==> flow/design.v (excerpt) <==
module decode(
	clk		,
	rst_n		,
	data_in	,
	data_out	
	);
	input clk;
	input rst_n;
	input [1:0] data_in;	 
	output reg data_out;
	wire [1:0] dis_00,dis_01,dis_10,dis_11;
	wire [31:0] add_1,add_2,add_3,add_4,add_5,add_6,add_7,add_8;
	reg [9:0]	path_s0,path_s1,path_s2,path_s3;   
	reg [31:0]	dis_s0,dis_s1,dis_s2,dis_s3;
	reg [19:0]count_clear;
	assign dis_00=data_in[1]+data_in[0];
	assign dis_01=data_in[1]+(data_in[0]^1'b1);
	assign dis_10=(data_in[1]^1'b1)+data_in[0];
	assign dis_11=(data_in[1]^1'b1)+(data_in[0]^1'b1);
	always @(posedge clk or negedge rst_n)
		if (rst_n==1'b0)
			count_clear<=20'b0;
		else if (count_clear>=20'd50000)
			count_clear<=20'b0;
		else
			count_clear<=count_clear+1'b1;
	assign add_1=dis_00+dis_s0;  
	assign add_2=dis_11+dis_s2;
	always @(posedge clk or negedge rst_n)
	begin
		if (rst_n==1'b0) 
			begin
				path_s0=10'b0;
				dis_s0=32'b0;
			end
		else if (count_clear==20'd50000)
			begin
				path_s0=10'b0;
				dis_s0=32'b0;
			end
		else if (add_1<=add_2)
			begin
				path_s0<={path_s0[8:0],1'b0};
				dis_s0<=add_1;
			end
		else 
			begin
				path_s0<={path_s2[8:0],1'b0};
				dis_s0<=add_2;
			end
	end
	assign add_3=dis_11+dis_s0;
	assign add_4=dis_00+dis_s2;
	always @(posedge clk or negedge rst_n)
	begin
		if (rst_n==1'b0) 
			begin
				path_s1=10'b0;
				dis_s1=32'b0;
			end
		else if (count_clear==20'd50000)
			begin
				path_s1=10'b0;
				dis_s1=32'b0;
			end
  ...
Size in the first run: ~2,300 cells after synthesis, ~5 I/O pins, ~19,000 µm² of cells after synthesis.
Settings: LEC_CHECK=0, ABC_AREA=0, CAP_MARGIN=20, CORE_MARGIN=2, CORE_UTILIZATION=72, HOLD_SLACK_MARGIN=-0.08, PLACE_DENSITY=0.67, SLEW_MARGIN=20, TNS_END_PERCENT=5; clock period 4.77 ns.
run.sh (not shown) runs the stock make flow with config.mk's settings and CLKGATE_MAP_FILE=.
The baseline did not get past global routing (GRT-0232).
==> next run, changes <==
ABC_AREA = not set   (was 0)
CORE_UTILIZATION = 65   (was 72)
HOLD_SLACK_MARGIN = not set   (was -0.08)
PLACE_DENSITY = not set   (was 0.67)
TNS_END_PERCENT = not set   (was 5)
clock period = 4.74 ns   (was 4.77 ns; I/O delays follow)
Outcome:
- This time the run reached the layout checks and failed them: setup timing
- die area climbs by roughly a tenth
- synthesized cell count does not change
- synthesized area does not change
==> next run, changes <==
CORE_UTILIZATION = 40   (was 65)
PLACE_DENSITY = 0.6   (was not set)
clock period = 5.89 ns   (was 4.74 ns; I/O delays follow)
With this change the flow completed without violations.
Non-clock buffer count falls by 260.
Global-route usage falls by 20 points.
Setup slack is better by 0.34 ns.
Core utilization falls by 40 points.
==> next run, changes <==
CORE_UTILIZATION = 30   (was 40)
CTS_CLUSTER_DIAMETER = 272   (was not set)
CTS_CLUSTER_SIZE = 98   (was not set)
clock period = 6.0 ns   (was 5.89 ns; I/O delays follow)
Core utilization decreases by 13 points.
Design area decreases by 1.7%.
Wire length falls by 3.9%.

========
## job 1151
decode again, from the RTL that the note above started with.
make LEC_CHECK=0 ABC_AREA=1 CAP_MARGIN=35 CORE_MARGIN=2 CORE_UTILIZATION=72 CTS_CLUSTER_DIAMETER=98 CTS_CLUSTER_SIZE=20 HOLD_SLACK_MARGIN=-0.04 MAX_ROUTING_LAYER=met4 PLACE_DENSITY_LB_ADDON=0.3 SLEW_MARGIN=15 TNS_END_PERCENT=65 finish   # period 4.78 ns
To summarise job 1151: no stage aborted, but the layout did not pass its checks, failing on negative setup slack.
Relative to job 1151, the following input files were edited for job 940:
- CORE_UTILIZATION: 72 -> 66
- MAX_ROUTING_LAYER: met4 -> unset
- PLACE_DENSITY: unset -> 0.6
- HOLD_SLACK_MARGIN: -0.04 -> unset
- ABC_AREA: 1 -> unset
- SLEW_MARGIN: 15 -> 20
- PLACE_DENSITY_LB_ADDON: 0.3 -> unset
- CAP_MARGIN: 35 -> 20
- TNS_END_PERCENT: 65 -> unset
- CTS_CLUSTER_SIZE: 20 -> unset
- CTS_CLUSTER_DIAMETER: 98 -> unset
- the clock period (ns, I/O delays scaled along): 4.78 -> 4.84
### Flow results
- Completing all stages was not enough for job 940: its layout failed the final checks because of negative setup slack.
- Of job 1151 and job 940, the lower instance count after placement with tap cells included belongs to job 940.
- Note that the synthesized area recorded for job 940 amounts to 0.925 times the value seen in job 1151.
- Job 940 against job 1151: slack of the critical path has decreased, met1 wire length has decreased.
Changes in job 6512 relative to job 940:
- swapping 0.6 for 0.64 in PLACE_DENSITY
- putting CTS_CLUSTER_DIAMETER at 380 where nothing was set
- swapping 66 for 71 in CORE_UTILIZATION
### Flow results
What ended job 6512 was a tool error in global routing; the run never finished.
Between job 940 and job 6512, the difference in total of buffers placed on input and output ports is negligible.
Going from job 940 to job 6512, placer's final routability congestion estimate picked up an extra 2.6%, Yosys chip area comparable.
Job 6512 against job 940: placed wire-length estimate after detailed placement down about 2.3%, number of placed instances with taps included decreased by 61 relative to the old numbers.
Changes observed in job 6512 relative to job 940: number of setup buffers added after CTS has increased, number of flops mapped to enable cells by yosys has remained practically unchanged, cell area reported after detailed placement has decreased, die area has decreased, die outline width has decreased.
[inputs] job 8943 vs job 6512
- swapping 0.64 for 0.6 in PLACE_DENSITY
- clearing CTS_CLUSTER_DIAMETER, which used to be 380
- swapping 71 for 68 in CORE_UTILIZATION
- swapping 4.84 for 8.18 in the clock period (ns, I/O delays scaled along)
==> results <==
- Per the final summary, job 8943 finished and its layout is clean on timing, DRC and antenna.
- Synthesized area across job 8943 and job 6512: no real change.
- Cmp job 8943 and job 6512 / minimum setup slack after placement / higher: job 8943
- From job 6512 to job 8943, number of buffers created by CTS did not move at all.
